**design/flow/config.mk**
```make
export PLATFORM = sky130hd
export DESIGN_NAME = cpu
export DESIGN_NICKNAME = cpu
export VERILOG_FILES = /design/flow/design.v
export SDC_FILE = /design/flow/constraint.sdc
export NUM_CORES = 4
export LEC_CHECK = 0
export ABC_AREA = 0
export CAP_MARGIN = 40
export CELL_PAD_IN_SITES_GLOBAL_PLACEMENT = 0
export CORE_ASPECT_RATIO = 0.53
export CORE_MARGIN = 4
export CORE_UTILIZATION = 54
export CTS_CLUSTER_SIZE = 93
export GPL_ROUTABILITY_DRIVEN = 0
export GPL_TIMING_DRIVEN = 0
export MAX_ROUTING_LAYER = met4
export MIN_ROUTING_LAYER = met2
export PLACE_DENSITY_LB_ADDON = 0.29
export SLEW_MARGIN = 35
export TNS_END_PERCENT = 50
```
**design/flow/constraint.sdc**
```tcl
create_clock -name core_clock -period 5.29 [get_ports {clk}]
set_input_delay 1.0580 -clock core_clock [delete_from_list [all_inputs] [get_ports {clk}]]
set_output_delay 1.0580 -clock core_clock [all_outputs]
set_load 0.01 [all_outputs]
```
**design/flow/design.v**
```verilog
module ALU(
    input [7:0] reg_data_A,      
    input [7:0] reg_data_B,
    input [3:0] ALU_Sel,
    output reg [3:0] NZVC,   
    output reg [7:0] Result
);
    reg [8:0] temp;   
	localparam ADD = 4'd0, SUB = 4'd1,
			LAND= 4'd2, LOR = 4'd3,
			BAND= 4'd4, BOR = 4'd5, XOR = 4'd6,
			INC = 4'd7, DEC = 4'd8;
	always @* begin
        {Result, temp, NZVC} = {8'b0, 9'b0, 4'b0};
        case(ALU_Sel)
            ADD: temp = {1'b0, reg_data_A} + {1'b0, reg_data_B};                         
            SUB: temp = {1'b0, reg_data_A} - {1'b0, reg_data_B};            				  
            LAND: Result = reg_data_A != 0 && reg_data_B != 0 ? 8'h01 : 8'h00;           
            LOR: Result = reg_data_A != 0 || reg_data_B != 0 ? 8'h01 : 8'h00;             
            BAND: Result = reg_data_A & reg_data_B;            									 
            BOR: Result = reg_data_A | reg_data_B;                                        
            XOR: Result = reg_data_A ^ reg_data_B;                                        
            INC: temp = {1'b0, reg_data_A} + 9'b1;                                        
            DEC: temp = {1'b0, reg_data_A} - 9'b1;                                       
        endcase
		if (ALU_Sel==ADD || ALU_Sel==SUB || ALU_Sel==INC || ALU_Sel==DEC)
				Result = temp[7:0];
		NZVC[3] = Result[7];                  
        NZVC[2] = ~|Result;                   
        if (ALU_Sel==ADD || ALU_Sel==INC) begin
            NZVC[1] = (reg_data_A[7]^Result[7]) & ~(reg_data_A[7]^reg_data_B[7]);  
            NZVC[0] = temp[8];                                                     
        end
        else if (ALU_Sel==SUB || ALU_Sel==DEC) begin
            NZVC[1] = (reg_data_A[7]^Result[7]) &  (reg_data_A[7]^reg_data_B[7]);  
            NZVC[0] = temp[8];                                                     
        end
    end
endmodule
module register_file(
    input clk,
    input reset,
    input [3:0] read_addr_A,
    input [3:0] read_addr_B,
    input [3:0] write_addr,
    input [7:0] write_data,
    input write_enable,
    output [7:0] read_data_A,
    output [7:0] read_data_B
);
    reg [7:0] registers [0:15];
    integer i;
    always @(posedge clk) begin
        if (!reset) begin
            for (i = 0; i < 16; i = i + 1) begin
                registers[i] <= 8'h00;
            end
        end else if (write_enable) begin
            registers[write_addr] <= write_data;
        end
    end
    assign read_data_A = registers[read_addr_A];
    assign read_data_B = registers[read_addr_B];   
endmodule
module data_path (
    input  logic        clk,
    input  logic        reset,
    input  logic        IR_Load,
    input  logic        MAR_Load,
    input  logic        PC_Load,
    input  logic        PC_Inc,
    input  logic        CCR_Load,
    input  logic [1:0]  Bus1_Sel,
    input  logic [2:0]  Bus2_Sel,
    input  logic        addr_sel,         
	 input  logic [3:0]  ALU_Sel,
    input  logic [7:0]  from_memory,
    input  logic [7:0]  alu_result,
    input  logic [7:0]  reg_data_A,
    input  logic [7:0]  reg_data_B,
    input  logic [3:0]  NZVC,
    input  logic [7:0]  immediate_value, 
    input  logic [7:0]  address_value, 
    output logic [7:0]  address,
    output logic [7:0]  to_memory,
    output logic [7:0]  bus2_data,        
    output logic [3:0]  CCR_Result,
    output logic [7:0]  IR                
);
    logic [7:0] PC, MAR, IR_reg;
    logic [3:0] CCR;
	 logic [7:0] BUS1;
	 logic [7:0] BUS2;
    assign BUS1 = (Bus1_Sel == 2'd0) ? PC         :
                       (Bus1_Sel == 2'd1) ? reg_data_A :
                                           reg_data_B;
    assign BUS2 = (Bus2_Sel == 3'd0) ? alu_result     :
                       (Bus2_Sel == 3'd1) ? BUS1           :
                       (Bus2_Sel == 3'd2) ? from_memory    :
                       (Bus2_Sel == 3'd3) ? immediate_value:  
                       (Bus2_Sel == 3'd4) ? address_value  : 8'h00;
    assign bus2_data = BUS2;  
    always_ff @(posedge clk or negedge reset) begin
        if (!reset) begin
            PC      <= 8'h00;
            MAR     <= 8'h00;
            IR_reg  <= 8'h00;
            CCR     <= 4'h0;
        end
        else begin
            if (IR_Load) IR_reg <= BUS2;
            if (MAR_Load) MAR   <= BUS2;
            if (PC_Load)        PC <= BUS2;
            else if (PC_Inc)    PC <= PC + 1;
            if (CCR_Load)       CCR <= NZVC;
        end
    end
    assign IR       = IR_reg;
    assign address  = (addr_sel) ? MAR : PC;   
    assign to_memory= BUS1;
    assign CCR_Result = CCR;
endmodule
module control_unit (
    input logic clk,
    input logic reset,
    input logic [7:0] IR,
    input logic [7:0] from_memory,
    input logic [3:0] CCR_Result,
    output logic IR_Load,
    output logic MAR_Load,
    output logic PC_Load,
    output logic PC_Inc,
    output logic [3:0] reg_read_addr_A,
    output logic [3:0] reg_read_addr_B,
    output logic [3:0] reg_write_addr,
    output logic reg_write_enable,
    output logic [3:0] ALU_Sel,
    output logic CCR_Load,
    output logic [2:0] Bus2_Sel,
    output logic [1:0] Bus1_Sel,
    output logic ALU_B_Sel,
    output logic write,
    output logic [7:0] immediate_out,
    output logic [7:0] address_out,
    output logic addr_sel
);
    typedef enum logic [2:0] {
        FETCH, DECODE, EXECUTE, LOADSTORE, DATA, BRANCH
    } state_t;
    state_t state, next;
    logic [3:0] cycle_count;
    logic [7:0] reg_operand_1, reg_operand_2;
    logic LoadStoreOP, DataOP, BranchOP;
    always_ff @(posedge clk) begin
        if (state==FETCH && cycle_count==3) reg_operand_1 <= from_memory;  
        if (state==FETCH && cycle_count==5) reg_operand_2 <= from_memory;  
    end
    assign immediate_out = (IR[7:4]==4'h2) ? reg_operand_1 : reg_operand_2;
    assign address_out   = reg_operand_2;
    always_ff @(posedge clk or negedge reset) begin
        if (!reset) begin
            state <= FETCH;
            cycle_count <= 4'd0;
        end else if (state != next) begin
				 state <= next;
				 cycle_count <= 4'd0;
			end else
				 cycle_count <= cycle_count + 4'd1;
	 end
    always_comb begin
        next = state;
        unique case (state)
            FETCH: if (cycle_count==4'd5)
                        next = DECODE;
            DECODE: next = EXECUTE;
            EXECUTE: case(IR[7:4])
                          4'h8 : next = LOADSTORE;
                          4'h9 : next = DATA;
                          4'hA : next = LOADSTORE;
                          4'h2 : next = BRANCH;
                          default : next = FETCH;
                       endcase
            LOADSTORE: if ( (IR==8'h80) || cycle_count==3'd2)
							next = FETCH;
            DATA:      if (cycle_count==3'd0)
                            next = FETCH;
            BRANCH:    if (cycle_count==3'd1)
                            next = FETCH;
            default:   next = FETCH;
        endcase
    end
    typedef logic [24:0] ctrl_t;   
	 ctrl_t ctrl;
    function automatic ctrl_t CTL (
        input logic         a_sel, b_sel, wr, ccr_load, reg_we,
        input logic [3:0]   alu, reg_wa,
        input logic [1:0]   b1,
        input logic [2:0]   b2,
        input logic         pc_inc, pc_load, mar_load, ir_load
    );
        CTL = {a_sel, b_sel, wr, ccr_load, reg_we,
                alu, reg_wa, b1, b2, pc_inc, pc_load,
                mar_load, ir_load};
    endfunction
    localparam ctrl_t
        C_NOP  = CTL(1'b0,1'b0,1'b0,1'b0,1'b0, 4'd0,4'd0, 2'd0,3'd0, 1'b0,1'b0,1'b0,1'b0),
        CF0    = CTL(1'b0,1'b0,1'b0,1'b0,1'b0, 4'd0,4'd0, 2'd0,3'b001, 1'b0,1'b0,1'b1,1'b0),
        CF1    = CTL(1'b0,1'b0,1'b0,1'b0,1'b0, 4'd0,4'd0, 2'd0,3'b010, 1'b1,1'b0,1'b0,1'b1),
        CF2    = CF0,
        CF3    = CTL(1'b0,1'b0,1'b0,1'b0,1'b0, 4'd0,4'd0, 2'd0,3'b010, 1'b1,1'b0,1'b0,1'b0),
        CF4    = CF0,
        CF5    = CF3;
    function automatic ctrl_t INC_and_DEC (input logic inc, input logic [3:0] r);
        INC_and_DEC = CTL(1'b1, 1'b0,           
                   1'b1, 1'b1, 1'b1,         
                   inc ? 4'd7 : 4'd8,   
                   r,
                   2'd1, 3'd0,      
                   1'b0,1'b0,1'b0,1'b0);
    endfunction
    function automatic ctrl_t decode(
        input state_t       state,
        input logic [2:0]   cycle_count,
        input logic [7:0]   ir
    );
        ctrl_t c;
        logic [3:0] alu;
        logic pc_load;
        c = C_NOP;
         unique case (state)
            FETCH: case (cycle_count)
                    4'd0: c = CF0;
                    4'd1: c = CF1;
                    4'd2: c = CF2;
                    4'd3: c = CF3;
                    4'd4: c = CF4;
                    4'd5: c = CF5;
                endcase
            LOADSTORE: begin
                if ((ir==8'h80) && (cycle_count==3'b0)) begin               
                    c = CTL(1'b0,1'b0,1'b0,1'b0,1'b1, 4'd0, reg_operand_1[3:0], 2'd0,3'b011,1'b0,1'b0,1'b0,1'b0);
                end
                else if ((ir[7:4]==4'hA) && (cycle_count==3'b0)) begin      
                    c = CTL(1'b0,1'b0,1'b0,1'b0,1'b0, 4'd0,4'd0, 2'd0,3'b001, 1'b0,1'b0,1'b1,1'b0);
                end
                else if ((ir[7:4]==4'hA) && (cycle_count==3'd2)) begin                  
                    c = INC_and_DEC(ir==8'hA0, reg_operand_1[3:0]);
                end
            end
            DATA: if (cycle_count==4'd0) begin
                case (ir[2:0])
                    3'b000: alu = 4'd0;    
                    3'b001: alu = 4'd1;    
                    3'b010: alu = 4'd4;    
                    3'b011: alu = 4'd5;    
                    3'b100: alu = 4'd6;    
                    default: alu = 4'd0;
                endcase
                c = CTL(1'b0,1'b0,1'b0,1'b1,1'b1, alu, reg_operand_1[3:0], 2'd1, 3'd0, 1'b0,1'b0,1'b0,1'b0);
            end
            BRANCH: begin
                if (cycle_count==4'd0)
                    c = CTL(1'b1,1'b1,1'b0,1'b0,1'b0, 4'd0,4'd0, 2'd0,3'd0, 1'b0,1'b0,1'b0,1'b0);
                if (cycle_count==4'd1) begin
                    case (ir[2:0])
                        3'b000: pc_load = 1'b1;               
                        3'b011: pc_load = ~CCR_Result[2];     
                        3'b100: pc_load =  CCR_Result[2];     
                        default: pc_load = 1'b0;
                    endcase
                    c = CTL(1'b0,1'b0,1'b0,1'b0,1'b0, 4'd0,4'd0, 2'd0,3'd0, 1'b0, pc_load, 1'b0,1'b0);
                end
            end
            DECODE: ;
            EXECUTE: ;
            default: ;
        endcase
        decode = c;
    endfunction
    always_comb ctrl = decode(state, cycle_count, IR);
    assign { addr_sel, ALU_B_Sel, write, CCR_Load, reg_write_enable,
             ALU_Sel,
             reg_write_addr,
             Bus1_Sel, Bus2_Sel,
             PC_Inc, PC_Load, MAR_Load, IR_Load } = ctrl;
    assign reg_read_addr_A = (state==DATA || (state==LOADSTORE && IR[7:4]==4'hA)) ? reg_operand_1[3:0] : 4'd0;
    assign reg_read_addr_B = (state==DATA) ? reg_operand_2[3:0] : 4'd0;
endmodule
module cpu(
    input clk,
    input reset,
    output [7:0] address,
    input [7:0] from_memory,
    output write,
    output [7:0] to_memory
);
    wire        IR_Load;
    wire [7:0]  IR;
    wire        MAR_Load;
    wire        PC_Load;
    wire        PC_Inc;
    wire [3:0]  ALU_Sel;
    wire [3:0]  CCR_Result;
    wire        CCR_Load;
    wire [2:0]  Bus2_Sel;
    wire [1:0]  Bus1_Sel;
    wire [7:0]  immediate_value;
    wire [7:0]  address_value;
    wire        ALU_B_Sel;
    wire        addr_sel;        
    wire [3:0] reg_read_addr_A, reg_read_addr_B, reg_write_addr;
    wire [7:0] reg_read_data_A, reg_read_data_B, reg_write_data;
    wire reg_write_enable;
    wire [7:0] alu_result;
    wire [3:0] NZVC;
    control_unit control_unit1 (
        .clk(clk),
        .reset(reset),
        .IR_Load(IR_Load),
        .IR(IR),
        .MAR_Load(MAR_Load),
        .PC_Load(PC_Load),
        .PC_Inc(PC_Inc),
        .reg_read_addr_A(reg_read_addr_A),
        .reg_read_addr_B(reg_read_addr_B),
        .reg_write_addr(reg_write_addr),
        .reg_write_enable(reg_write_enable),
        .ALU_Sel(ALU_Sel),
        .CCR_Result(CCR_Result),
        .CCR_Load(CCR_Load),
        .Bus2_Sel(Bus2_Sel),
        .Bus1_Sel(Bus1_Sel),
        .ALU_B_Sel(ALU_B_Sel),
        .write(write),
        .from_memory(from_memory),
        .immediate_out(immediate_value),
        .address_out(address_value),
        .addr_sel(addr_sel)
    );
    data_path data_path1 (
        .clk(clk),
        .reset(reset),
        .IR_Load(IR_Load),
        .IR(IR),
        .MAR_Load(MAR_Load),
        .address(address),
        .PC_Load(PC_Load),
        .PC_Inc(PC_Inc),
        .ALU_Sel(ALU_Sel),
        .CCR_Result(CCR_Result),
        .CCR_Load(CCR_Load),
        .Bus2_Sel(Bus2_Sel),
        .Bus1_Sel(Bus1_Sel),
        .from_memory(from_memory),
        .to_memory(to_memory),
        .bus2_data(reg_write_data),
        .alu_result(alu_result),
        .reg_data_A(reg_read_data_A),
        .reg_data_B(reg_read_data_B),
        .NZVC(NZVC),
        .immediate_value(immediate_value),
        .address_value(address_value),
        .addr_sel(addr_sel)
    );
    register_file reg_file (
        .clk(clk),
        .reset(reset),
        .read_addr_A(reg_read_addr_A),
        .read_addr_B(reg_read_addr_B),
        .write_addr(reg_write_addr),
        .write_data(reg_write_data),
        .write_enable(reg_write_enable),
        .read_data_A(reg_read_data_A),
        .read_data_B(reg_read_data_B)
    );
    ALU alu1 (
        .reg_data_A(reg_read_data_A),
        .reg_data_B(reg_read_data_B),
        .ALU_Sel(ALU_Sel),
        .NZVC(NZVC),
        .Result(alu_result)
    );
endmodule
```
**design/flow/run.sh**
```bash
#!/bin/bash
# the make line also repeats each setting of config.mk as NAME=value (left out here)
make -C /OpenROAD-flow-scripts/flow DESIGN_CONFIG=/design/flow/config.mk WORK_HOME=/design/flow/orfs CLKGATE_MAP_FILE= finish
```
==> results.yml, run 1 <==
# generated from flow reports
status:
  run_status: "did not finish"
  stop_stage: "global routing"
  flow.first_error: "[ERROR GRT-0116] Global routing finished with congestion. Check the congestion regions in the DRC Viewer."
clock_tree:
  ctsRootBufferMaster: "clkbuf_16"
  clk_path_buf_depth: 2
  cts_max_level: 4
  numClockSinks: 176
  tritoncts.num_buffers: 17
  cts_hold_repair.buffers: 0
floorplan:
  chip_footprint_um2: 22600
  die_w_um: 203
  floorplan.die.height_um: 111
  initial_core_util_pct: 55.6
  ios: 27
  core-area_um2: 19600
  std_cell_rows: 37
synthesis:
  synth_top_area_share_pct: 39.7
  synth_cell_type_count: 82
  seq_area_frac_synth_pct: 47.1
  syn_area_per_cell_um2: 10.6
  synth.ff_latch_count: 176
  synth.yosys.warnings: 4
  ys_cells: 1031
  post_synth_main_logic_family: "AND-OR/OR-AND gates"
  edf_count: 144
  postSynthCellCount: 1031
  synth_top_cell_by_area: "edfxtp_1"
  synth.cellmix.compoundShare_pct: 16.4
  netlist_top_cells_area: "edfxtp_1, dfrtp_1, nor2_1, mux4_2, ha_1"
  post_synth_most_frequent_cells: "nor2_1, edfxtp_1, nand2_1"
  synth-async-reset-ratio_pct: 18.2
  fp_nets: 1072
  yosys.area_share.adder_pct: 3.63
  post_synthesis_instance_area_um2: 10900
  synthesized_chip_area_reported_by_yosys_um2: 10900
  post_synthesis_cell_type_with_the_largest_instance_count: "nor2_1"
  synthFlopType: "edfxtp_1"
  simple_gate_area_share_pct: 15.4
  yosys-mux-area-fraction_pct: 11.4
  xor_share_pct: 1.21
placed_design:
  post-place-ws_ns: -1.06
  portBuffers: 26
  detailedPlacementHpwl_um: 29600
global_route:
  grt_util_all_layers_pct: 72.0
  globalRouteOverflowTotal: 406
==> what timing repair did <==
action / CTS
pin swaps: 16
gates resized: 60
gates cloned: 1
buffers inserted: 23
setup endpoints to repair: 129
==> stage by stage <==
stage / power [uW] / instances / instance area (um2) / hold WS [ns]
after floorplan: 4480 / 1031 / 10900 / 0.451
after global placement: 6020 / 1330 / 11500 / 0.475
after detailed placement: 6110 / 1334 / 11500 / 0.481
after CTS: 7860 / 1389 / 12500 / 0.454
==> per-layer routing <==
layer	GRT overflow	GRT usage [%]
met1	-	-
met5	-	-
met3	391	92.1
met2	8	73.1
met4	7	38.7
==> run 2, diff against run 1 <==
- CAP_MARGIN: 40 -> 20
- CORE_ASPECT_RATIO: 0.53 -> unset
- CORE_MARGIN: 4 -> 2
- CORE_UTILIZATION: 54 -> 67
- CTS_CLUSTER_SIZE: 93 -> 28
- GPL_ROUTABILITY_DRIVEN: 0 -> unset
- GPL_TIMING_DRIVEN: 0 -> unset
- MIN_ROUTING_LAYER: met2 -> met1
- PLACE_DENSITY_LB_ADDON: 0.29 -> 0.15
- SLEW_MARGIN: 35 -> 20
- TNS_END_PERCENT: 50 -> unset
- clock period: 5.29 -> 5.33 ns (I/O delays scaled with it)
==> results.yml, run 2 <==
# generated from flow reports
global_route:
  grt_antenna_before_repair: 0
  grt_pass1_wl_um: 53400
  pin_count_of_the_biggest_net_entering_global_routing: 50
  globalRouteOverflowTotal: 0
  grt_util_all_layers_pct: 43.1
  grt_pass1_vias: 8521
synthesis:
  synth_cell_type_count: 82
  synth-async-reset-ratio_pct: 18.2
  post_synth_most_frequent_cells: "nor2_1, edfxtp_1, nand2_1"
  synthFlopType: "edfxtp_1"
  fp_nets: 1072
  netlist_top_cells_area: "edfxtp_1, dfrtp_1, nor2_1, mux4_2, ha_1"
  synth_top_cell_by_area: "edfxtp_1"
  syn_area_per_cell_um2: 10.6
  edf_count: 144
  synth.ff_latch_count: 176
  synth.cellmix.compoundShare_pct: 16.4
  synth_top_area_share_pct: 39.7
  yosys.area_share.adder_pct: 3.63
  postSynthCellCount: 1031
  post_synth_main_logic_family: "AND-OR/OR-AND gates"
  xor_share_pct: 1.21
  post_synthesis_instance_area_um2: 10900
  ys_cells: 1031
  yosys-mux-area-fraction_pct: 11.4
  simple_gate_area_share_pct: 15.4
  synthesized_chip_area_reported_by_yosys_um2: 10900
  seq_area_frac_synth_pct: 47.1
  synth.yosys.warnings: 4
  post_synthesis_cell_type_with_the_largest_instance_count: "nor2_1"
timing:
  tightestPinTransition_ns: 1.04
  final_number_of_hold_violating_endpoints: 0
  max_freq_mhz: 194
  setup_viol: 0
  final_critical_path_setup_slack_ns: 0.187
  setup_total_negative_slack_ns: 0
  period_used_pct: 96.5
  max_slew_margin_pct: 30.5
  fin_crit_ns: 5.14
  final_max_tran_viols: 0
  timing.clock.skew_ns: 0.0124
floorplan:
  chip_footprint_um2: 17300
  floorplan.die.height_um: 131
  initial_core_util_pct: 68.5
  std_cell_rows: 46
  die_w_um: 131
  ios: 27
  core-area_um2: 15900
power:
  power.switching_fraction_pct: 49.3
  pg_seq_uw: 1840
  power_density_nw_per_um2: 609
  leakage_uw: 0.00478
  sequentialPowerShare_pct: 24.6
  clockNetworkPower_uw: 1260
  intPower_uw: 3800
  irDropWorstVdd_v: 0.000851
  combinationalPower_uw: 4380
  pwr-share-comb_pct: 58.6
  power.net_switching_uw: 3690
  top_power_group: "combinational cells"
  clock_power_share_pct: 16.8
worst_setup_path:
  cp_num_buf_inv: 3
  critical_path.cell_chain: "and4b_1, a21o_1, nand2_4, buf_12, mux2_2, o22ai_1, o21ai_1, o21ai_1, ha_1, inv_1, fa_1, a21o_1, a21o_1, a21o_1, a21oi_2, xnor2_1, a221o_1, o211ai_1, a21boi_4, buf_12, nor2_1"
  r2r_end: "reg_file.registers[0][6]"
  critical_path.endpoint_type: "register"
  ff2ff_path_depth: 21
  crit_cells: 21
  timing.critical_path.slowest_stage_cell: "dfrtp_2"
  crit_top_cell: "a21o_1"
  crit_required_ns: 5.52
  timing.critical_path.from_type: "register"
  crit_end: "reg_file.registers[0][6]"
  regToRegSetupSlack_ns: 0.19
  worst_r2r_start: "control_unit1.state[0]"
  worst-setup-path-type: "register to register"
  cpPeakStageDelay_ns: 0.48
  critPathTopFamily: "AND-OR/OR-AND gates"
  critical_path_peak_fanout: 20
  worstPathArrival_ns: 5.33
  critPathLaunch: "control_unit1.state[0]"
route:
  wl_per_cell_um: 27.8
  ant_nets: 0
  vias_per_cell: 7.20
  dr.first_iter.drc_count: 1706
  drt_drc_violations_left: 0
  pre_antenna_drt_iters: 6
  antenna-diode-count: 0
  dr_total_vias: 9318
  finalWirelength_um: 36000
clock_tree:
  clk-insertion-delay-late_ns: 0.45
  tritoncts: "done"
  worst_setup_hold_path_clk_slew_ns: 0.07
  ctsRootBufferMaster: "clkbuf_16"
  tritoncts.num_buffers: 17
  clk_path_buf_depth: 2
  cts_max_level: 4
  cts_hold_repair.buffers: 0
  numClockSinks: 176
worst_hold_path:
  timing.hold.worst.class: "register to register"
  min-delay-start: "data_path1.IR_reg[3]"
  timing.hold.worst_endpoint: "data_path1.IR_reg[3]"
  timing.hold.worst_path_depth: 2
cells_and_area:
  mi_logic_area_um2: 5340
  finalCoreUtilization_pct: 77.4
  fillCellCount: 1047
  layout.area.seq_um2: 5130
  design.final.nets: 1108
  synthToLayoutAreaGrowth_pct: 12.9
run:
  maxCapViolations: 0
  log.warning_count: 38
status:
  run_status: "finished clean"
placed_design:
  place_congestion: 1.08
  detailedPlacementHpwl_um: 25700
  post-place-ws_ns: -0.0821
  portBuffers: 26
run 2: repair_timing:
item / CTS / global route
pin swaps: 0 / 5
endpoints found under the setup margin: 16 / 83
resized: 1 / 21
hold endpoints to repair: 0 / 0
buffers inserted: 0 / 5
cloned: 0 / 1
run 2: routing by layer:
layer,vias to the layer above,track usage (%),part of all wire (%)
met3,143,13.1,16
met4,0,17.5,5.1
met1,4404,60.9,37
li1,3920,-,-
met5,-,-,0
met2,851,58.3,42
run 2: layout make-up:
type	instances	area share (%)
multi-input cells	751	43.5
inverters	28	0.855
repair buffers	93	6.95
clock inverters	14	1.33
well taps	216	2.20
flip-flops and latches	176	41.7
clock buffers	17	3.46
run 2: stage by stage:
| stage | hold WS, ns | instances | area (um2) | power, uW |
|---|---|---|---|---|
| 2_1_floorplan | 0.451 | 1031 | 10900 | 4440 |
| 3_3_place_gp | 0.470 | 1258 | 11500 | 5870 |
| 3_5_place_dp | 0.476 | 1258 | 11600 | 5970 |
| 4_1_cts | 0.492 | 1289 | 12200 | 7240 |
| 5_1_grt | 0.520 | 1295 | 12300 | 7730 |
| 6_report | 0.494 | 1295 | 12300 | 7480 |
==> run 3, diff against run 2 <==
- ABC_AREA: 0 -> 1
- CORE_UTILIZATION: 67 -> 72
- CTS_CLUSTER_DIAMETER: unset -> 176
- CTS_CLUSTER_SIZE: 28 -> 91
- PLACE_DENSITY: unset -> 0.41
- PLACE_DENSITY_LB_ADDON: 0.15 -> unset
- SETUP_SLACK_MARGIN: unset -> -0.26
- clock period: 5.33 -> 2.7 ns (I/O delays scaled with it)
==> results.yml, run 3 <==
# generated from flow reports
status:
  run_status: "did not finish"
  stop_stage: "clock tree synthesis"
  flow.first_error: "[ERROR DPL-0038] Utilization greater than 100%, impossible to legalize"
synthesis:
  synth-async-reset-ratio_pct: 18.2
  syn_area_per_cell_um2: 8.10
  synth.ff_latch_count: 176
  xor_share_pct: 0.873
  post_synth_main_logic_family: "simple AND/OR/NAND/NOR gates"
  ys_cells: 1486
  seq_area_frac_synth_pct: 42.6
  simple_gate_area_share_pct: 30.0
  yosys.area_share.adder_pct: 3.29
  post_synthesis_instance_area_um2: 12000
  yosys-mux-area-fraction_pct: 0.333
  synth_top_cell_by_area: "edfxtp_1"
  postSynthCellCount: 1486
  post_synthesis_cell_type_with_the_largest_instance_count: "nand2_1"
  synth.cellmix.compoundShare_pct: 10.6
  post_synth_most_frequent_cells: "nand2_1, inv_1, nand3_1"
  edf_count: 144
  synthesized_chip_area_reported_by_yosys_um2: 12000
  netlist_top_cells_area: "edfxtp_1, nand2_1, inv_1, dfrtp_1, nand3_1"
  synth.yosys.warnings: 4
  synthFlopType: "edfxtp_1"
  fp_nets: 1527
  synth_cell_type_count: 66
  synth_top_area_share_pct: 35.9
placed_design:
  detailedPlacementHpwl_um: 34400
  placed_cells: 2011
  place_congestion: 1.19
  portBuffers: 26
  dpl-instance-area_um2: 15100
floorplan:
  core-area_um2: 16500
  die_w_um: 133
  floorplan.die.height_um: 133
  chip_footprint_um2: 17800
  std_cell_rows: 47
  ios: 27
  initial_core_util_pct: 73.1
## run 3: per-stage QoR
stage | utilization, % | worst slack [ns] | hold WS (ns)
after floorplan | - | -1.11 | 0.244
after global placement | 91.6 | -1.30 | 0.413
after detailed placement | 91.6 | -1.46 | 0.430
==> run 4, diff against run 3 <==
- CAP_MARGIN: 20 -> 10
- CELL_PAD_IN_SITES_GLOBAL_PLACEMENT: 0 -> unset
- CORE_UTILIZATION: 72 -> 22
- CTS_CLUSTER_DIAMETER: 176 -> unset
- CTS_CLUSTER_SIZE: 91 -> unset
- GPL_TIMING_DRIVEN: unset -> 0
- MAX_ROUTING_LAYER: met4 -> unset
- MIN_ROUTING_LAYER: met1 -> unset
- PLACE_DENSITY: 0.41 -> unset
- PLACE_DENSITY_LB_ADDON: unset -> 0.1
- SETUP_SLACK_MARGIN: -0.26 -> unset
- clock period: 2.7 -> 7.39 ns (I/O delays scaled with it)
==> results.yml, run 4 <==
# generated from flow reports
status:
  run_status: "finished clean"
worst_setup_path:
  ff2ff_path_depth: 26
  worstPathArrival_ns: 6.02
  critPathLaunch: "control_unit1.state[0]"
  critical_path_peak_fanout: 10
  critPathTopFamily: "simple AND/OR/NAND/NOR gates"
  crit_top_cell: "nand2_1"
  crit_required_ns: 7.73
  cp_num_buf_inv: 7
  worst_r2r_start: "control_unit1.state[0]"
  r2r_end: "reg_file.registers[10][6]"
  timing.critical_path.slowest_stage_cell: "clkbuf_1"
  crit_end: "reg_file.registers[10][6]"
  regToRegSetupSlack_ns: 1.71
  cpPeakStageDelay_ns: 0.60
  worst-setup-path-type: "register to register"
  timing.critical_path.from_type: "register"
  crit_cells: 26
  critical_path.endpoint_type: "register"
synthesis:
  ys_cells: 1486
  post_synthesis_instance_area_um2: 12000
  syn_area_per_cell_um2: 8.10
  simple_gate_area_share_pct: 30.0
  fp_nets: 1527
  synth_top_cell_by_area: "edfxtp_1"
  synth_cell_type_count: 66
  yosys-mux-area-fraction_pct: 0.333
  xor_share_pct: 0.873
  netlist_top_cells_area: "edfxtp_1, nand2_1, inv_1, dfrtp_1, nand3_1"
  post_synthesis_cell_type_with_the_largest_instance_count: "nand2_1"
  synthFlopType: "edfxtp_1"
  seq_area_frac_synth_pct: 42.6
  synth_top_area_share_pct: 35.9
  synthesized_chip_area_reported_by_yosys_um2: 12000
  synth.ff_latch_count: 176
  post_synth_main_logic_family: "simple AND/OR/NAND/NOR gates"
  edf_count: 144
  yosys.area_share.adder_pct: 3.29
  synth.cellmix.compoundShare_pct: 10.6
  synth-async-reset-ratio_pct: 18.2
  synth.yosys.warnings: 4
  post_synth_most_frequent_cells: "nand2_1, inv_1, nand3_1"
  postSynthCellCount: 1486
route:
  dr.first_iter.drc_count: 828
  finalWirelength_um: 51600
  wl_per_cell_um: 23.0
  ant_nets: 0
  drt_drc_violations_left: 0
  dr_total_vias: 10411
  pre_antenna_drt_iters: 5
  antenna-diode-count: 0
  vias_per_cell: 4.64
global_route:
  grt_util_all_layers_pct: 18.5
  grt_pass1_wl_um: 74100
  globalRouteOverflowTotal: 0
  pin_count_of_the_biggest_net_entering_global_routing: 28
  grt_pass1_vias: 10115
  grt_antenna_before_repair: 0
timing:
  setup_total_negative_slack_ns: 0
  fin_crit_ns: 5.68
  final_number_of_hold_violating_endpoints: 0
  max_freq_mhz: 176
  grt_setup_unrepaired: "false"
  final_critical_path_setup_slack_ns: 1.71
  period_used_pct: 76.9
  final_max_tran_viols: 0
  setup_viol: 0
  timing.clock.skew_ns: 0.0120
  max_slew_margin_pct: 36.2
  tightestPinTransition_ns: 0.949
power:
  irDropWorstVdd_v: 0.000295
  power_density_nw_per_um2: 477
  clock_power_share_pct: 14.4
  sequentialPowerShare_pct: 19.9
  power.switching_fraction_pct: 55.5
  clockNetworkPower_uw: 947
  leakage_uw: 0.00616
  intPower_uw: 2920
  top_power_group: "combinational cells"
  combinationalPower_uw: 4320
  pg_seq_uw: 1310
  finalPower_uw: 6570
  pwr-share-comb_pct: 65.7
  power.net_switching_uw: 3650
clock_tree:
  numClockSinks: 176
  worst_setup_hold_path_clk_slew_ns: 0.07
  ctsRootBufferMaster: "clkbuf_16"
  cts_max_level: 4
  cts_hold_repair.buffers: 0
  tritoncts.num_buffers: 17
  post_cts.repair.setup_buffers: 0
  clk_path_buf_depth: 2
  cts_resized: 0
  clk-insertion-delay-late_ns: 0.46
  tritoncts: "done"
cells_and_area:
  fillCellCount: 5788
  synthToLayoutAreaGrowth_pct: 14.6
  design.final.nets: 1575
worst_hold_path:
  timing.hold.worst_path_depth: 2
  timing.hold.worst_endpoint: "data_path1.MAR[5]"
  timing.hold.worst.class: "register to register"
  min-delay-start: "data_path1.MAR[5]"
floorplan:
  std_cell_rows: 85
  floorplan.die.height_um: 238
  core-area_um2: 53900
  chip_footprint_um2: 56600
  ios: 27
  die_w_um: 238
  initial_core_util_pct: 22.3
run:
  maxCapViolations: 0
  log.warning_count: 38
placed_design:
  portBuffers: 26
  place_congestion: 0.898
  detailedPlacementHpwl_um: 40100
  post-place-ws_ns: 1.74
run 4: routing by layer:
layer  vias to the layer above  share of wire (%)  GRT usage, %
li1                       5009                  -             -
met4                         0                2.3          5.60
met1                      5067                 48          26.1
met5                         -                  0             0
met3                        53                4.2          2.64
met2                       282                 46          29.3
run 4: layout make-up:
cell class | count | area (um2) | share of cell area [%]
clock inverter | 14 | 164 | 1.19
clock buffer | 17 | 425 | 3.08
sequential | 176 | 5120 | 37.2
buffer | 65 | 494 | 3.58
inverter | 261 | 991 | 7.18
multi-input combinational | 984 | 5440 | 39.4
timing repair buffer | 29 | 288 | 2.09
tap | 696 | 871 | 6.31
run 4: stage by stage:
step | hold slack [ns] | instances | instance area, um2 | util, %
floorplan | 0.449 | 1486 | 12000 | -
global placement | 0.463 | 2208 | 13200 | 24.4
detailed placement | 0.468 | 2211 | 13200 | 24.5
CTS | 0.485 | 2242 | 13800 | 25.6
global route | 0.503 | 2242 | 13800 | 25.6
finish | 0.480 | 2242 | 13800 | 25.6
==> run 5, diff against run 4 <==
- ABC_AREA: 1 -> unset
- CAP_MARGIN: 10 -> 20
- CORE_UTILIZATION: 22 -> 72
- GPL_TIMING_DRIVEN: 0 -> unset
- PLACE_DENSITY_LB_ADDON: 0.1 -> 0.28
- clock period: 7.39 -> 5.24 ns (I/O delays scaled with it)
==> results.yml, run 5 <==
# generated from flow reports
run:
  maxCapViolations: 0
  log.warning_count: 38
timing:
  timing.clock.skew_ns: 0.0119
  finalHoldWorstSlack_ns: 0.492
  tightestPinTransition_ns: 1.11
  final_critical_path_setup_slack_ns: -0.0865
  max_freq_mhz: 188
  final_number_of_hold_violating_endpoints: 0
  max_slew_margin_pct: 25.7
  period_used_pct: 102
  setup_viol: 16
  final_max_tran_viols: 0
  fin_crit_ns: 5.33
worst_setup_path:
  worst-setup-path-type: "register to register"
  cp_num_buf_inv: 3
  critical_path.endpoint_type: "register"
  regToRegSetupSlack_ns: -0.09
  worstPathArrival_ns: 5.47
  timing.critical_path.from_type: "register"
  worst_r2r_start: "control_unit1.reg_operand_2[1]"
  crit_required_ns: 5.39
  critPathTopFamily: "AND-OR/OR-AND gates"
  ff2ff_path_depth: 19
  crit_end: "reg_file.registers[10][7]"
  critical_path.cell_chain: "buf_12, mux4_2, o211ai_1, and2_4, clkinvlp_4, or3_1, o21ai_0, nor2_1, ha_1, o2111ai_2, nand3_2, o41ai_4, nor3_2, mux2i_1, a22oi_1, a22o_1, o21ai_4, clkbuf_16, a21oi_2"
  cpPeakStageDelay_ns: 0.54
  timing.critical_path.slowest_stage_cell: "edfxtp_1"
  critPathLaunch: "control_unit1.reg_operand_2[1]"
  crit_cells: 19
  critical_path_peak_fanout: 22
  r2r_end: "reg_file.registers[10][7]"
route:
  drt_drc_violations_left: 0
  ant_nets: 0
  pre_antenna_drt_iters: 9
  finalWirelength_um: 40200
  wl_per_cell_um: 31.3
  antenna-diode-count: 0
  dr_total_vias: 10198
  dr.first_iter.drc_count: 2090
  vias_per_cell: 7.92
placed_design:
  placed_cells: 1233
  place_congestion: 1.05
  portBuffers: 26
  post-place-ws_ns: -0.0477
  detailedPlacementHpwl_um: 25600
power:
  top_power_group: "combinational cells"
  clock_power_share_pct: 15.8
  clockNetworkPower_uw: 1320
  sequentialPowerShare_pct: 22.4
  power_density_nw_per_um2: 661
  intPower_uw: 4260
  pg_seq_uw: 1880
  finalPower_uw: 8400
  pwr-share-comb_pct: 61.8
  power.net_switching_uw: 4140
  irDropWorstVdd_v: 0.000957
  combinationalPower_uw: 5200
  leakage_uw: 0.00494
  power.switching_fraction_pct: 49.3
clock_tree:
  numClockSinks: 176
  ctsRootBufferMaster: "clkbuf_16"
  worst_setup_hold_path_clk_slew_ns: 0.08
  cts_hold_repair.buffers: 0
  tritoncts: "done"
  clk-insertion-delay-late_ns: 0.45
  tritoncts.num_buffers: 17
  clk_path_buf_depth: 2
  cts_max_level: 4
synthesis:
  post_synth_most_frequent_cells: "nor2_1, edfxtp_1, nand2_1"
  simple_gate_area_share_pct: 15.4
  xor_share_pct: 1.21
  edf_count: 144
  ys_cells: 1031
  yosys-mux-area-fraction_pct: 11.4
  syn_area_per_cell_um2: 10.6
  synth.cellmix.compoundShare_pct: 16.4
  post_synthesis_instance_area_um2: 10900
  postSynthCellCount: 1031
  netlist_top_cells_area: "edfxtp_1, dfrtp_1, nor2_1, mux4_2, ha_1"
  post_synth_main_logic_family: "AND-OR/OR-AND gates"
  yosys.area_share.adder_pct: 3.63
  synth_top_area_share_pct: 39.7
  synthFlopType: "edfxtp_1"
  synth_top_cell_by_area: "edfxtp_1"
  synth_cell_type_count: 82
  seq_area_frac_synth_pct: 47.1
  synthesized_chip_area_reported_by_yosys_um2: 10900
  synth.yosys.warnings: 4
  fp_nets: 1072
  synth-async-reset-ratio_pct: 18.2
  synth.ff_latch_count: 176
  post_synthesis_cell_type_with_the_largest_instance_count: "nor2_1"
global_route:
  globalRouteOverflowTotal: 0
  grt_pass1_vias: 9200
  grt_antenna_before_repair: 0
  grt_pass1_wl_um: 56700
  grt_util_all_layers_pct: 48.3
  pin_count_of_the_biggest_net_entering_global_routing: 50
floorplan:
  std_cell_rows: 44
  core-area_um2: 14600
  die_w_um: 127
  floorplan.die.height_um: 127
  ios: 27
  initial_core_util_pct: 74.4
  chip_footprint_um2: 16100
status:
  violatedChecks: "setup timing"
  run_status: "finished with violations"
cells_and_area:
  filler_free_cell_count_of_the_finished_design: 1287
  fillCellCount: 671
  synthToLayoutAreaGrowth_pct: 16.8
  design.final.nets: 1131
worst_hold_path:
  timing.hold.worst_path_depth: 2
  timing.hold.worst.class: "register to register"
  min-delay-start: "data_path1.IR_reg[3]"
  timing.hold.worst_endpoint: "data_path1.IR_reg[3]"
-- run 5: cell type report --
class / instances / area (um2) / share of cell area (%)
multi-input cells: 751 / 5540 / 43.6
flip-flops and latches: 176 / 5130 / 40.3
repair buffers: 116 / 1090 / 8.58
clock buffers: 17 / 425 / 3.35
well taps: 184 / 230 / 1.81
clock inverters: 15 / 189 / 1.49
inverters: 28 / 109 / 0.856
-- run 5: through the flow --
step	setup TNS, ns	instance area (um2)	utilization [%]
floorplan	0	10900	-
global placement	0	11600	79.3
detailed placement	-0.0575	11600	79.3
CTS	0	12300	83.7
global route	-2.77	12700	86.8
finish	-0.795	12700	86.8
-- run 5: routing by layer --
metal / vias to the layer above / wire length (um) / track usage, %
met1: 4740 / 13200 / 65.4
li1: 3980 / - / -
met5: - / 27 / 0
met4: 2 / 2890 / 22.6
met2: 1160 / 17000 / 71.0
met3: 316 / 7170 / 16.6
-- run 5: repair_timing --
action	in CTS	in global routing
gates resized	2	60
gates cloned	0	1
pin swaps	0	25
endpoints found under the setup margin	17	89
hold endpoints to repair	0	0
buffers inserted	0	21
==> run 6, diff against run 5 <==
- ABC_AREA: unset -> 1
- CTS_CLUSTER_SIZE: unset -> 10
- PLACE_DENSITY_LB_ADDON: 0.28 -> unset
- clock period: 5.24 -> 3.5 ns (I/O delays scaled with it)
==> results.yml, run 6 <==
# generated from flow reports
placed_design:
  dpl-instance-area_um2: 14000
  post-place-ws_ns: -0.695
  placed_cells: 1878
  portBuffers: 26
  detailedPlacementHpwl_um: 30000
  place_congestion: 1.08
clock_tree:
  cts_max_level: 4
  clk_path_buf_depth: 2
  tritoncts.num_buffers: 17
  ctsRootBufferMaster: "clkbuf_16"
  numClockSinks: 176
  cts_hold_repair.buffers: 0
synthesis:
  postSynthCellCount: 1486
  fp_nets: 1527
  yosys.area_share.adder_pct: 3.29
  ys_cells: 1486
  syn_area_per_cell_um2: 8.10
  synth.yosys.warnings: 4
  synth-async-reset-ratio_pct: 18.2
  synth_top_area_share_pct: 35.9
  post_synth_main_logic_family: "simple AND/OR/NAND/NOR gates"
  synth.ff_latch_count: 176
  post_synthesis_cell_type_with_the_largest_instance_count: "nand2_1"
  synthFlopType: "edfxtp_1"
  synthesized_chip_area_reported_by_yosys_um2: 12000
  post_synthesis_instance_area_um2: 12000
  synth_top_cell_by_area: "edfxtp_1"
  yosys-mux-area-fraction_pct: 0.333
  seq_area_frac_synth_pct: 42.6
  synth.cellmix.compoundShare_pct: 10.6
  post_synth_most_frequent_cells: "nand2_1, inv_1, nand3_1"
  edf_count: 144
  synth_cell_type_count: 66
  xor_share_pct: 0.873
  netlist_top_cells_area: "edfxtp_1, nand2_1, inv_1, dfrtp_1, nand3_1"
  simple_gate_area_share_pct: 30.0
floorplan:
  initial_core_util_pct: 73.1
  std_cell_rows: 47
  floorplan.die.height_um: 133
  chip_footprint_um2: 17800
  ios: 27
  core-area_um2: 16500
  die_w_um: 133
status:
  run_status: "did not finish"
  flow.first_error: "[ERROR GRT-0232] Routing congestion too high. Check the congestion heatmap in the GUI."
  stop_stage: "global routing"
global_route:
  globalRouteOverflowTotal: 6
  grt_util_all_layers_pct: 74.4
## run 6: layer usage
layer	track usage (%)	GRT overflow
met5	20.8	0
met1	77.7	0
met2	89.1	3
met4	70.3	3
met3	59.6	0
## run 6: stage by stage
step / power, uW / setup TNS (ns)
floorplan: 8390 / -7.82
global placement: 13000 / -50.15
detailed placement: 13200 / -64.53
CTS: 16400 / -60.47
## run 6: timing repair
action	4_1_cts
pin swaps	31
gates resized	82
setup buffers	17
gates cloned	4
endpoints found under the setup margin	167
==> run 7, diff against run 6 <==
- CORE_UTILIZATION: 72 -> 70
- CTS_CLUSTER_SIZE: 10 -> unset
- PLACE_DENSITY: unset -> 0.38
- clock period: 3.5 -> 3.97 ns (I/O delays scaled with it)
==> results.yml, run 7 <==
# generated from flow reports
placed_design:
  place_congestion: 1.04
  detailedPlacementHpwl_um: 29000
  portBuffers: 26
  dpl-instance-area_um2: 13500
  post-place-ws_ns: -0.192
run:
  maxCapViolations: 0
  log.warning_count: 41
power:
  combinationalPower_uw: 11400
  power.switching_fraction_pct: 51.4
  clock_power_share_pct: 10.7
  finalPower_uw: 15500
  irDropWorstVdd_v: 0.000948
  sequentialPowerShare_pct: 15.8
  pwr-share-comb_pct: 73.5
  top_power_group: "combinational cells"
  power.net_switching_uw: 7980
  clockNetworkPower_uw: 1660
  intPower_uw: 7540
  pg_seq_uw: 2450
  leakage_uw: 0.00703
  power_density_nw_per_um2: 1030
route:
  dr_total_vias: 12837
  drt_drc_violations_left: 0
  pre_antenna_drt_iters: 29
  ant_nets: 0
  finalWirelength_um: 46300
  wl_per_cell_um: 24.4
  vias_per_cell: 6.76
  dr.first_iter.drc_count: 2742
synthesis:
  post_synth_most_frequent_cells: "nand2_1, inv_1, nand3_1"
  post_synthesis_instance_area_um2: 12000
  synth.cellmix.compoundShare_pct: 10.6
  edf_count: 144
  synthesized_chip_area_reported_by_yosys_um2: 12000
  yosys-mux-area-fraction_pct: 0.333
  yosys.area_share.adder_pct: 3.29
  post_synth_main_logic_family: "simple AND/OR/NAND/NOR gates"
  synth.ff_latch_count: 176
  synth.yosys.warnings: 4
  ys_cells: 1486
  synth_cell_type_count: 66
  synthFlopType: "edfxtp_1"
  postSynthCellCount: 1486
  synth_top_area_share_pct: 35.9
  seq_area_frac_synth_pct: 42.6
  post_synthesis_cell_type_with_the_largest_instance_count: "nand2_1"
  xor_share_pct: 0.873
  netlist_top_cells_area: "edfxtp_1, nand2_1, inv_1, dfrtp_1, nand3_1"
  synth_top_cell_by_area: "edfxtp_1"
  simple_gate_area_share_pct: 30.0
  fp_nets: 1527
  syn_area_per_cell_um2: 8.10
  synth-async-reset-ratio_pct: 18.2
timing:
  period_used_pct: 109
  fin_crit_ns: 4.32
  final_max_tran_viols: 0
  final_critical_path_setup_slack_ns: -0.346
  grt_setup_unrepaired: "true"
  timing.clock.skew_ns: 0.0181
  setup_viol: 126
  final_number_of_hold_violating_endpoints: 0
  max_freq_mhz: 232
  tightestPinTransition_ns: 0.846
  max_slew_margin_pct: 43.2
  setup_total_negative_slack_ns: -21.09
status:
  violatedChecks: "setup timing"
  run_status: "finished with violations"
cells_and_area:
  fillCellCount: 764
  design.final.nets: 1706
  layout.area.seq_um2: 5130
  synthToLayoutAreaGrowth_pct: 24.9
  mi_logic_area_um2: 6000
  stdcell_area_um2: 15000
floorplan:
  die_w_um: 135
  initial_core_util_pct: 72.1
  floorplan.die.height_um: 135
  chip_footprint_um2: 18300
  ios: 27
  core-area_um2: 16700
  std_cell_rows: 47
worst_setup_path:
  worstPathArrival_ns: 4.51
  crit_required_ns: 4.17
  critical_path_peak_fanout: 10
  timing.critical_path.slowest_stage_cell: "dfrtp_2"
  critPathTopFamily: "simple AND/OR/NAND/NOR gates"
  worst_r2r_start: "control_unit1.state[1]"
  worst-setup-path-type: "register to register"
  r2r_end: "reg_file.registers[15][7]"
  regToRegSetupSlack_ns: -0.35
  crit_end: "reg_file.registers[15][7]"
  critPathLaunch: "control_unit1.state[1]"
  critical_path.endpoint_type: "register"
  crit_cells: 30
  ff2ff_path_depth: 30
  cpPeakStageDelay_ns: 0.45
  crit_top_cell: "nand2_1"
  timing.critical_path.from_type: "register"
  cp_num_buf_inv: 7
worst_hold_path:
  timing.hold.worst.class: "register to register"
  timing.hold.worst_endpoint: "data_path1.MAR[6]"
  min-delay-start: "data_path1.MAR[6]"
  timing.hold.worst_path_depth: 2
global_route:
  use_met3_pct: 11.5
  pin_count_of_the_biggest_net_entering_global_routing: 49
  gr-usage-met1_pct: 56.7
  grt_util_met2_pct: 70.2
  grt_antenna_before_repair: 1
  grt_pass1_vias: 11202
  grt_pass1_wl_um: 60400
  layer_with_the_highest_usage_after_global_routing: "met2"
  globalRouteOverflowTotal: 0
  grt_util_all_layers_pct: 44.4
clock_tree:
  numClockSinks: 176
  clk_path_buf_depth: 2
  cts_max_level: 4
  worst_setup_hold_path_clk_slew_ns: 0.08
  ctsRootBufferMaster: "clkbuf_16"
  cts_hold_repair.buffers: 0
  tritoncts.num_buffers: 17
  clk-insertion-delay-late_ns: 0.46
  tritoncts: "done"
[run 7: layout make-up]
type	count	area share (%)
Multi-Input combinational cell	985	39.9
Timing Repair Buffer	224	13.7
Sequential cell	176	34.1
Inverter	261	6.72
Tap cell	220	1.83
Clock buffer	18	2.86
Clock inverter	14	0.816
Antenna cell	1	0.0166
[run 7: metrics by stage]
step	util, %	cells	hold WS (ns)
floorplan	-	1486	0.449
global placement	80.6	1828	0.462
detailed placement	80.6	1828	0.469
CTS	85.3	1870	0.488
global route	90.0	1898	0.518
finish	90.0	1899	0.487
[run 7: routing by layer]
metal  share of wire, %  up-vias
li1                   -     5286
met1                 31     5791
met2                 43     1302
met3                 16      458
met4                9.6        0
met5                  0        -
[run 7: what timing repair did]
action                                  4_1_cts  5_1_grt
pin swaps                                     9       38
buffers inserted                             10       23
endpoints found under the setup margin       83      131
endpoints found under the hold margin         0        0
gates resized                                61      136
gates cloned                                  0        5
==> run 8, diff against run 7 <==
- CELL_PAD_IN_SITES_GLOBAL_PLACEMENT: unset -> 0
- CORE_UTILIZATION: 70 -> 72
- CTS_CLUSTER_SIZE: unset -> 17
- MAX_ROUTING_LAYER: unset -> met4
- MIN_ROUTING_LAYER: unset -> met1
- PLACE_DENSITY: 0.38 -> unset
- PLACE_DENSITY_LB_ADDON: unset -> 0.15
- clock period: 3.97 -> 4.15 ns (I/O delays scaled with it)
==> results.yml, run 8 <==
# generated from flow reports
worst_setup_path:
  cp_num_buf_inv: 5
  worst_r2r_start: "control_unit1.cycle_count[0]"
  crit_required_ns: 4.35
  regToRegSetupSlack_ns: -0.11
  crit_cells: 29
  cpPeakStageDelay_ns: 0.38
  worst-setup-path-type: "register to register"
  timing.critical_path.from_type: "register"
  crit_top_cell: "nand2_1"
  r2r_end: "reg_file.registers[14][7]"
  critPathTopFamily: "simple AND/OR/NAND/NOR gates"
  critical_path.endpoint_type: "register"
  worstPathArrival_ns: 4.46
  critPathLaunch: "control_unit1.cycle_count[0]"
  timing.critical_path.slowest_stage_cell: "dfrtp_1"
  ff2ff_path_depth: 29
  critical_path_peak_fanout: 6
  crit_end: "reg_file.registers[14][7]"
synthesis:
  fp_nets: 1527
  synth.yosys.warnings: 4
  syn_area_per_cell_um2: 8.10
  synth.cellmix.compoundShare_pct: 10.6
  synth.ff_latch_count: 176
  synth-async-reset-ratio_pct: 18.2
  synth_top_cell_by_area: "edfxtp_1"
  netlist_top_cells_area: "edfxtp_1, nand2_1, inv_1, dfrtp_1, nand3_1"
  yosys-mux-area-fraction_pct: 0.333
  post_synthesis_cell_type_with_the_largest_instance_count: "nand2_1"
  xor_share_pct: 0.873
  yosys.area_share.adder_pct: 3.29
  post_synthesis_instance_area_um2: 12000
  ys_cells: 1486
  synthesized_chip_area_reported_by_yosys_um2: 12000
  synth_top_area_share_pct: 35.9
  post_synth_main_logic_family: "simple AND/OR/NAND/NOR gates"
  seq_area_frac_synth_pct: 42.6
  simple_gate_area_share_pct: 30.0
  post_synth_most_frequent_cells: "nand2_1, inv_1, nand3_1"
  synth_cell_type_count: 66
  postSynthCellCount: 1486
  edf_count: 144
  synthFlopType: "edfxtp_1"
route:
  pre_antenna_drt_iters: 12
  vias_per_cell: 6.77
  dr.first_iter.drc_count: 2621
  wl_per_cell_um: 24.1
  antenna-diode-count: 0
  drt_drc_violations_left: 0
  ant_nets: 0
  dr_total_vias: 12562
  finalWirelength_um: 44700
clock_tree:
  tritoncts: "done"
  numClockSinks: 176
  worst_setup_hold_path_clk_slew_ns: 0.07
  cts_hold_repair.buffers: 0
  tritoncts.num_buffers: 17
  cts_max_level: 4
  clk-insertion-delay-late_ns: 0.45
  ctsRootBufferMaster: "clkbuf_16"
  clk_path_buf_depth: 2
timing:
  final_max_tran_viols: 0
  final_critical_path_setup_slack_ns: -0.109
  period_used_pct: 103
  max_slew_margin_pct: 49.3
  timing.clock.skew_ns: 0.0160
  grt_setup_unrepaired: "true"
  setup_viol: 59
  finalHoldWorstSlack_ns: 0.503
  max_freq_mhz: 235
  fin_crit_ns: 4.26
  final_number_of_hold_violating_endpoints: 0
  tightestPinTransition_ns: 0.757
worst_hold_path:
  min-delay-start: "data_path1.MAR[5]"
  timing.hold.worst.class: "register to register"
  timing.hold.worst_endpoint: "data_path1.MAR[5]"
  timing.hold.worst_path_depth: 2
power:
  finalPower_uw: 13700
  intPower_uw: 6520
  combinationalPower_uw: 9770
  power_density_nw_per_um2: 933
  power.switching_fraction_pct: 52.3
  clockNetworkPower_uw: 1540
  leakage_uw: 0.00688
  clock_power_share_pct: 11.2
  sequentialPowerShare_pct: 17.2
  pg_seq_uw: 2360
  pwr-share-comb_pct: 71.5
  top_power_group: "combinational cells"
  power.net_switching_uw: 7140
  irDropWorstVdd_v: 0.000911
floorplan:
  core-area_um2: 16500
  floorplan.die.height_um: 133
  std_cell_rows: 47
  initial_core_util_pct: 73.1
  chip_footprint_um2: 17800
  die_w_um: 133
  ios: 27
cells_and_area:
  synthToLayoutAreaGrowth_pct: 21.7
  design.final.nets: 1665
global_route:
  grt_pass1_vias: 10969
  pin_count_of_the_biggest_net_entering_global_routing: 49
  grt_antenna_before_repair: 0
  globalRouteOverflowTotal: 0
  grt_util_all_layers_pct: 46.2
  grt_pass1_wl_um: 60100
placed_design:
  place_congestion: 1.03
  detailedPlacementHpwl_um: 28200
  portBuffers: 26
status:
  run_status: "finished with violations"
  violatedChecks: "setup timing"
run:
  maxCapViolations: 0
  log.warning_count: 40
-- run 8: cell type report --
class                      count  area (um2)
clock inverter                12        98.8
timing repair buffer         182        1820
clock buffer                  19         433
tap                          220         275
fill                         777        1820
sequential                   176        5130
multi-input combinational    986        5880
inverter                     261        1010
-- run 8: per-stage QoR --
stage          util (%)  cells  setup slack, ns  cell area, um2  TNS, ns
3_5_place_dp       79.9   1785           -0.102           13200    -1.35
6_report           88.9   1856           -0.109           14600    -3.49
5_1_grt            88.9   1856           -0.295           14600   -18.89
2_1_floorplan         -   1486            0.124           12000        0
4_1_cts            83.6   1817          0.00622           13800        0
3_3_place_gp       79.9   1785           0.0390           13200        0
-- run 8: what timing repair did --
action | 4_1_cts | 5_1_grt
pin swaps | 5 | 53
buffers inserted | 1 | 28
gates resized | 21 | 115
gates cloned | 0 | 11
endpoints found under the setup margin | 45 | 138
-- run 8: layer usage --
layer	track usage, %	share of wire [%]
met5	-	0
met4	24.1	8.3
met3	10.4	16
met2	68.0	43
met1	60.4	32
==> run 9, diff against run 8 <==
- ABC_AREA: 1 -> unset
- CELL_PAD_IN_SITES_GLOBAL_PLACEMENT: 0 -> unset
- CTS_CLUSTER_SIZE: 17 -> 40
- HOLD_SLACK_MARGIN: unset -> 0.29
- MAX_ROUTING_LAYER: met4 -> unset
- MIN_ROUTING_LAYER: met1 -> unset
- PLACE_DENSITY: unset -> 0.79
- PLACE_DENSITY_LB_ADDON: 0.15 -> unset
- clock period: 4.15 -> 5.0 ns (I/O delays scaled with it)
==> results.yml, run 9 <==
# generated from flow reports
status:
  run_status: "did not finish"
  stop_stage: "global routing"
  flow.first_error: "[ERROR GRT-0232] Routing congestion too high. Check the congestion heatmap in the GUI."
global_route:
  grt_util_all_layers_pct: 79.2
  globalRouteOverflowTotal: 37
synthesis:
  yosys.area_share.adder_pct: 3.63
  synth_top_area_share_pct: 39.7
  synth_top_cell_by_area: "edfxtp_1"
  synth.ff_latch_count: 176
  netlist_top_cells_area: "edfxtp_1, dfrtp_1, nor2_1, mux4_2, ha_1"
  post_synthesis_cell_type_with_the_largest_instance_count: "nor2_1"
  post_synth_main_logic_family: "AND-OR/OR-AND gates"
  seq_area_frac_synth_pct: 47.1
  synth.cellmix.compoundShare_pct: 16.4
  edf_count: 144
  postSynthCellCount: 1031
  synth-async-reset-ratio_pct: 18.2
  syn_area_per_cell_um2: 10.6
  synthFlopType: "edfxtp_1"
  synth.yosys.warnings: 4
  simple_gate_area_share_pct: 15.4
  post_synthesis_instance_area_um2: 10900
  synthesized_chip_area_reported_by_yosys_um2: 10900
  yosys-mux-area-fraction_pct: 11.4
  fp_nets: 1072
  ys_cells: 1031
  xor_share_pct: 1.21
  synth_cell_type_count: 82
  post_synth_most_frequent_cells: "nor2_1, edfxtp_1, nand2_1"
clock_tree:
  cts_max_level: 4
  cts_hold_repair.buffers: 0
  tritoncts.num_buffers: 17
  ctsRootBufferMaster: "clkbuf_16"
  numClockSinks: 176
  clk_path_buf_depth: 2
placed_design:
  post-place-ws_ns: -0.174
  detailedPlacementHpwl_um: 26200
  portBuffers: 26
  place_congestion: 1.03
  placed_cells: 1288
floorplan:
  std_cell_rows: 44
  core-area_um2: 14600
  chip_footprint_um2: 16100
  initial_core_util_pct: 74.4
  ios: 27
  die_w_um: 127
  floorplan.die.height_um: 127
## run 9: metal layers
layer,global-route usage (%),GRT overflow
met1,82.3,0
met5,27.9,0
met4,74.3,17
met3,67.5,1
met2,92.4,19
## run 9: through the flow
stage               TNS [ns]  total power [uW]  area (um2)
floorplan                  0              4740       10900
global placement       -1.87              6450       12000
detailed placement     -4.66              6650       12000
CTS                    -1.05              8880       13200
## run 9: repair_timing
item | 4_1_cts
resized | 72
setup buffers | 23
cloned | 4
hold endpoints to repair | 0
pin swaps | 21
endpoints found under the setup margin | 72
==> run 10, diff against run 9 <==
- ABC_AREA: unset -> 0
- CELL_PAD_IN_SITES_GLOBAL_PLACEMENT: unset -> 0
- CTS_CLUSTER_SIZE: 40 -> 28
- HOLD_SLACK_MARGIN: 0.29 -> unset
- MAX_ROUTING_LAYER: unset -> met4
- MIN_ROUTING_LAYER: unset -> met1
- PLACE_DENSITY: 0.79 -> 0.65
- SETUP_SLACK_MARGIN: unset -> 1.18
- clock period: 5.0 -> 4.38 ns (I/O delays scaled with it)
==> results.yml, run 10 <==
# generated from flow reports
synthesis:
  synth.yosys.warnings: 4
  post_synth_main_logic_family: "AND-OR/OR-AND gates"
  post_synthesis_instance_area_um2: 10900
  seq_area_frac_synth_pct: 47.1
  post_synthesis_cell_type_with_the_largest_instance_count: "nor2_1"
  synth.cellmix.compoundShare_pct: 16.4
  simple_gate_area_share_pct: 15.4
  synth_cell_type_count: 82
  synthesized_chip_area_reported_by_yosys_um2: 10900
  synth_top_cell_by_area: "edfxtp_1"
  syn_area_per_cell_um2: 10.6
  synth-async-reset-ratio_pct: 18.2
  fp_nets: 1072
  postSynthCellCount: 1031
  ys_cells: 1031
  netlist_top_cells_area: "edfxtp_1, dfrtp_1, nor2_1, mux4_2, ha_1"
  synth.ff_latch_count: 176
  yosys.area_share.adder_pct: 3.63
  synth_top_area_share_pct: 39.7
  synthFlopType: "edfxtp_1"
  yosys-mux-area-fraction_pct: 11.4
  edf_count: 144
  xor_share_pct: 1.21
  post_synth_most_frequent_cells: "nor2_1, edfxtp_1, nand2_1"
status:
  run_status: "did not finish"
  stop_stage: "global routing"
  flow.first_error: "[ERROR GRT-0232] Routing congestion too high. Check the congestion heatmap in the GUI."
floorplan:
  initial_core_util_pct: 74.4
  die_w_um: 127
  floorplan.die.height_um: 127
  ios: 27
  core-area_um2: 14600
  chip_footprint_um2: 16100
  std_cell_rows: 44
placed_design:
  place_congestion: 1.16
  detailedPlacementHpwl_um: 27100
  portBuffers: 26
clock_tree:
  cts_max_level: 4
  clk_path_buf_depth: 2
  tritoncts.num_buffers: 17
  ctsRootBufferMaster: "clkbuf_16"
  numClockSinks: 176
  cts_hold_repair.buffers: 0
global_route:
  globalRouteOverflowTotal: 54
  grt_util_all_layers_pct: 81.0
-- run 10: timing repair --
action                                  in CTS
endpoints found under the setup margin     290
setup buffers                               43
cloned                                       6
resized                                    178
pin swaps                                   30
-- run 10: stage by stage --
step | cells | cell area [um2] | power [uW] | hold slack [ns] | setup slack, ns
2_1_floorplan | 1031 | 11100 | 5720 | 0.451 | -0.203
3_3_place_gp | 1323 | 12500 | 7950 | 0.467 | -0.447
3_5_place_dp | 1323 | 12500 | 8150 | 0.478 | -0.687
4_1_cts | 1404 | 14100 | 11400 | 0.493 | -0.410
-- run 10: metal layers --
layer / GRT overflow / track usage [%]
met1: 1 / 81.8
met2: 31 / 93.8
met3: 1 / 66.8
met4: 21 / 74.9
met5: - / -
==> run 11, diff against run 10 <==
- CAP_MARGIN: 20 -> 25
- CORE_ASPECT_RATIO: unset -> 0.53
- CORE_MARGIN: 2 -> 10
- CORE_UTILIZATION: 72 -> 54
- CTS_CLUSTER_SIZE: 28 -> 93
- GPL_ROUTABILITY_DRIVEN: unset -> 0
- MIN_ROUTING_LAYER: met1 -> met2
- PLACE_DENSITY: 0.65 -> unset
- PLACE_DENSITY_LB_ADDON: unset -> 0.29
- SETUP_SLACK_MARGIN: 1.18 -> unset
- TNS_END_PERCENT: unset -> 50
- clock period: 4.38 -> 5.29 ns (I/O delays scaled with it)
==> results.yml, run 11 <==
# generated from flow reports
clock_tree:
  cts_hold_repair.buffers: 0
  post_cts.repair.setup_buffers: 0
  tritoncts.num_buffers: 17
  numClockSinks: 176
  ctsRootBufferMaster: "clkbuf_16"
  cts_resized: 2
  clk_path_buf_depth: 2
  cts_max_level: 4
synthesis:
  synth_cell_type_count: 82
  yosys.area_share.adder_pct: 3.63
  post_synthesis_instance_area_um2: 10900
  ys_cells: 1031
  post_synth_main_logic_family: "AND-OR/OR-AND gates"
  synth_top_cell_by_area: "edfxtp_1"
  edf_count: 144
  synth.yosys.warnings: 4
  synthFlopType: "edfxtp_1"
  synthesized_chip_area_reported_by_yosys_um2: 10900
  seq_area_frac_synth_pct: 47.1
  xor_share_pct: 1.21
  synth_top_area_share_pct: 39.7
  synth.ff_latch_count: 176
  post_synth_most_frequent_cells: "nor2_1, edfxtp_1, nand2_1"
  fp_nets: 1072
  simple_gate_area_share_pct: 15.4
  postSynthCellCount: 1031
  netlist_top_cells_area: "edfxtp_1, dfrtp_1, nor2_1, mux4_2, ha_1"
  synth-async-reset-ratio_pct: 18.2
  post_synthesis_cell_type_with_the_largest_instance_count: "nor2_1"
  syn_area_per_cell_um2: 10.6
  synth.cellmix.compoundShare_pct: 16.4
  yosys-mux-area-fraction_pct: 11.4
global_route:
  globalRouteOverflowTotal: 87
  grt_util_all_layers_pct: 57.3
floorplan:
  ios: 27
  std_cell_rows: 37
  floorplan.die.height_um: 123
  core-area_um2: 19600
  initial_core_util_pct: 55.6
  chip_footprint_um2: 26500
  die_w_um: 215
status:
  run_status: "did not finish"
  flow.first_error: "[ERROR GRT-0116] Global routing finished with congestion. Check the congestion regions in the DRC Viewer."
  stop_stage: "global routing"
placed_design:
  placed_cells: 1320
  portBuffers: 26
  detailedPlacementHpwl_um: 27900
## run 11: per-layer routing
| metal | overflow | track usage (%) |
|---|---|---|
| met2 | 1 | 60.9 |
| met4 | 0 | 23.6 |
| met5 | - | - |
| met1 | - | - |
| met3 | 86 | 71.6 |
## run 11: stage by stage
step                cell area [um2]  power [uW]  TNS, ns  setup WS [ns]
CTS                           12300        7370        0         0.0234
detailed placement            11700        6040    -3.14         -0.210
floorplan                     10900        4480        0          0.377
global placement              11700        5970        0        0.00103
No activity file was given, so power comes from the tool's default toggle rates.
